== lane 3 ==
==> flow/design.v <==
`timescale 1ns / 1ps
module Multiplier_25 (
    input  wire               clk,
    input  wire signed [24:0] a,
    input  wire signed [24:0] b,
    output wire signed [49:0] p
);
reg signed [24:0] a_r, b_r;
reg signed [49:0] p_1, p_2, p_3;
always @(posedge clk) begin
    a_r <= a;
    b_r <= b;
    p_1 <= a_r * b_r;
    p_2 <= p_1;
    p_3 <= p_2;
end
assign p = p_3;
endmodule
`timescale 1ns / 1ps
module Power_Spec_Cal(
           input wire clk,
           input wire rst,
           input wire dv,
           input wire [9:0] xk_index,
           input wire [24:0] fft_data_out_re,
           input wire [24:0] fft_data_out_im,
           output reg [49:0] Power_Spec,		 
           output reg data_valid,				 
           output reg dv_FFT					 
       );
reg signed [24:0] fftout_re_d;
reg signed [24:0] fftout_im_d;
wire signed [49:0] re_square;
wire signed [49:0] im_square;
reg [0:2] dv_reg;
always @(posedge clk or posedge rst)
begin : PipelineRegister_process
    if (rst == 1'b1) begin
        fftout_re_d <= 25'sb0;
        fftout_im_d <= 25'sb0;
    end
    else begin
        fftout_re_d <= fft_data_out_re;
        fftout_im_d <= fft_data_out_im;
    end
end
Multiplier_25 Multiplier_RE (
                  .clk(clk),  
                  .a(fftout_re_d),  
                  .b(fftout_re_d),  
                  .p(re_square)  
              );
Multiplier_25 Multiplier_IM (
                  .clk(clk),  
                  .a(fftout_im_d),  
                  .b(fftout_im_d),  
                  .p(im_square)  
              );
always @(posedge clk or posedge rst)
begin
    if(rst == 1)
        Power_Spec <= 0;
    else
        Power_Spec <= re_square + im_square;
end
always @(posedge clk or posedge rst)
begin
    if(rst == 1)
        data_valid <= 0;
    else
        data_valid <= dv_reg[1];
end
always @(posedge clk or posedge rst)
begin
    if(rst == 1)
    begin
        dv_reg[0] <= 0;
        dv_reg[1] <= 0;
        dv_reg[2] <= 0;
    end
    else
    begin
        dv_reg[0] <= (dv & xk_index[9]);	 
        dv_reg[1] <= dv_reg[0];
        dv_reg[2] <= dv_reg[1];
    end
end
always @(posedge clk or posedge rst)
begin
    if(rst == 1)
    begin
        dv_FFT <= 0;
    end
    else
    begin
        dv_FFT <= dv;
    end
end
endmodule
clock: 6.11 ns
lec_check: 0
cap_margin: 30
core_aspect_ratio: 0.89
core_margin: 2
core_utilization: 72
cts_cluster_size: 80
place_density: 0.63
setup_slack_margin: -0.43
slew_margin: 20
run.sh (not shown) runs the stock make flow with config.mk's settings and CLKGATE_MAP_FILE=.
To summarise lane 3: no stage aborted, but the layout did not pass its checks, failing on negative setup slack.
Changes in lane 2 relative to lane 3:
Settings: CTS_CLUSTER_SIZE: 80 -> 90; CORE_ASPECT_RATIO: 0.89 -> unset; CAP_MARGIN: 30 -> 20; SETUP_SLACK_MARGIN: -0.43 -> 0.49; PLACE_DENSITY: 0.63 -> unset; CORE_UTILIZATION: 72 -> 64; the clock period (ns, I/O delays scaled along): 6.11 -> 3.65.
### Flow results
Completing all stages was not enough for lane 2: its layout failed the final checks because of negative setup slack. Lane 2 — met2 wire length about 10% lower, lane 3 as reference. NOTE: clock period minus worst slack in lane 2 falls short of that of lane 3. Relative to lane 3, tightest hold margin has increased by 0.021 ns in lane 2. | final standard cell count with taps included and fillers excluded | lane 2 vs lane 3 | 2.6% higher |. Lane 3 reports its worst setup path startpoint as Multiplier_IM.a_r[14] while lane 2 reports Multiplier_RE.a_r[6].


// Power_Spec_Cal: RTL as listed in full above, without the edits since
Settings: LEC_CHECK=0, CAP_MARGIN=20, CORE_MARGIN=2, CORE_UTILIZATION=71, PLACE_DENSITY=0.6, SLEW_MARGIN=20; clock period 6.38 ns.
The baseline completed and failed the layout checks on negative setup slack.
Then changed:
CORE_ASPECT_RATIO = 0.71   (was default)
CORE_MARGIN = 10   (was 2)
CORE_UTILIZATION = 40   (was 71)
PLACE_DENSITY = default   (was 0.6)
SLEW_MARGIN = 25   (was 20)
clock period = 8.0 ns   (was 6.38 ns; I/O delays follow)
What happened: The new run went through all stages and came out clean. Cell count grows by 2.5%. Setup slack gains 1.0 ns. Design area shrinks by 9.8%. Wire length shrinks by 13%.
Then changed:
ABC_AREA = 1   (was default)
CORE_ASPECT_RATIO = default   (was 0.71)
CORE_MARGIN = 2   (was 10)
CORE_UTILIZATION = 69   (was 40)
CTS_CLUSTER_DIAMETER = 367   (was default)
PLACE_DENSITY = 0.39   (was default)
SLEW_MARGIN = 20   (was 25)
clock period = 6.36 ns   (was 8.0 ns; I/O delays follow)
Result: With this change the flow reached the layout checks and failed them: negative setup slack. Global-route usage goes up by 19 points. Via count is higher by 32%. First-iteration DRC count rose by 79%.
Then changed:
ABC_AREA = default   (was 1)
CORE_ASPECT_RATIO = 0.67   (was default)
CORE_UTILIZATION = 40   (was 69)
CTS_CLUSTER_DIAMETER = default   (was 367)
HOLD_SLACK_MARGIN = 0.12   (was default)
MAX_ROUTING_LAYER = met4   (was default)
PLACE_DENSITY = default   (was 0.39)
PLACE_DENSITY_LB_ADDON = 0.04   (was default)
TNS_END_PERCENT = 50   (was default)
clock period = 8.0 ns   (was 6.36 ns; I/O delays follow)
This time the run passed the timing, DRC and antenna checks.
Design area drops by roughly a tenth.
Wire length goes down by about a fifth.
Synthesized area fell by a little under a tenth.
Worst hold slack gets worse by 0.0059 ns.
Cell count went down by roughly a tenth.
Setup slack improves by 0.41 ns.
Non-clock buffer count decreases by 143.
Via count came out lower by a quarter to a third.
Then changed:
CORE_ASPECT_RATIO = default   (was 0.67)
CORE_UTILIZATION = 64   (was 40)
HOLD_SLACK_MARGIN = default   (was 0.12)
MAX_ROUTING_LAYER = default   (was met4)
PLACE_DENSITY_LB_ADDON = default   (was 0.04)
SETUP_SLACK_MARGIN = 1.33   (was default)
TNS_END_PERCENT = default   (was 50)
clock period = 5.41 ns   (was 8.0 ns; I/O delays follow)
Effect: This time the run finished but fails on negative setup slack; via count grows by roughly a tenth; design area grows by roughly a tenth; die size shrinks by well over a third; synthesized cell count stays the same; routed wire length shrinks by a few percent.
Then changed:
CORE_UTILIZATION = 40   (was 64)
HOLD_SLACK_MARGIN = 0.12   (was default)
PLACE_DENSITY = 0.6   (was default)
SETUP_SLACK_MARGIN = default   (was 1.33)
TNS_END_PERCENT = 50   (was default)
clock period = 8.0 ns   (was 5.41 ns; I/O delays follow)
=> Now the flow went through all stages and came out clean; clock skew is higher by 0.0081 ns; wire length went down by 8.2%.
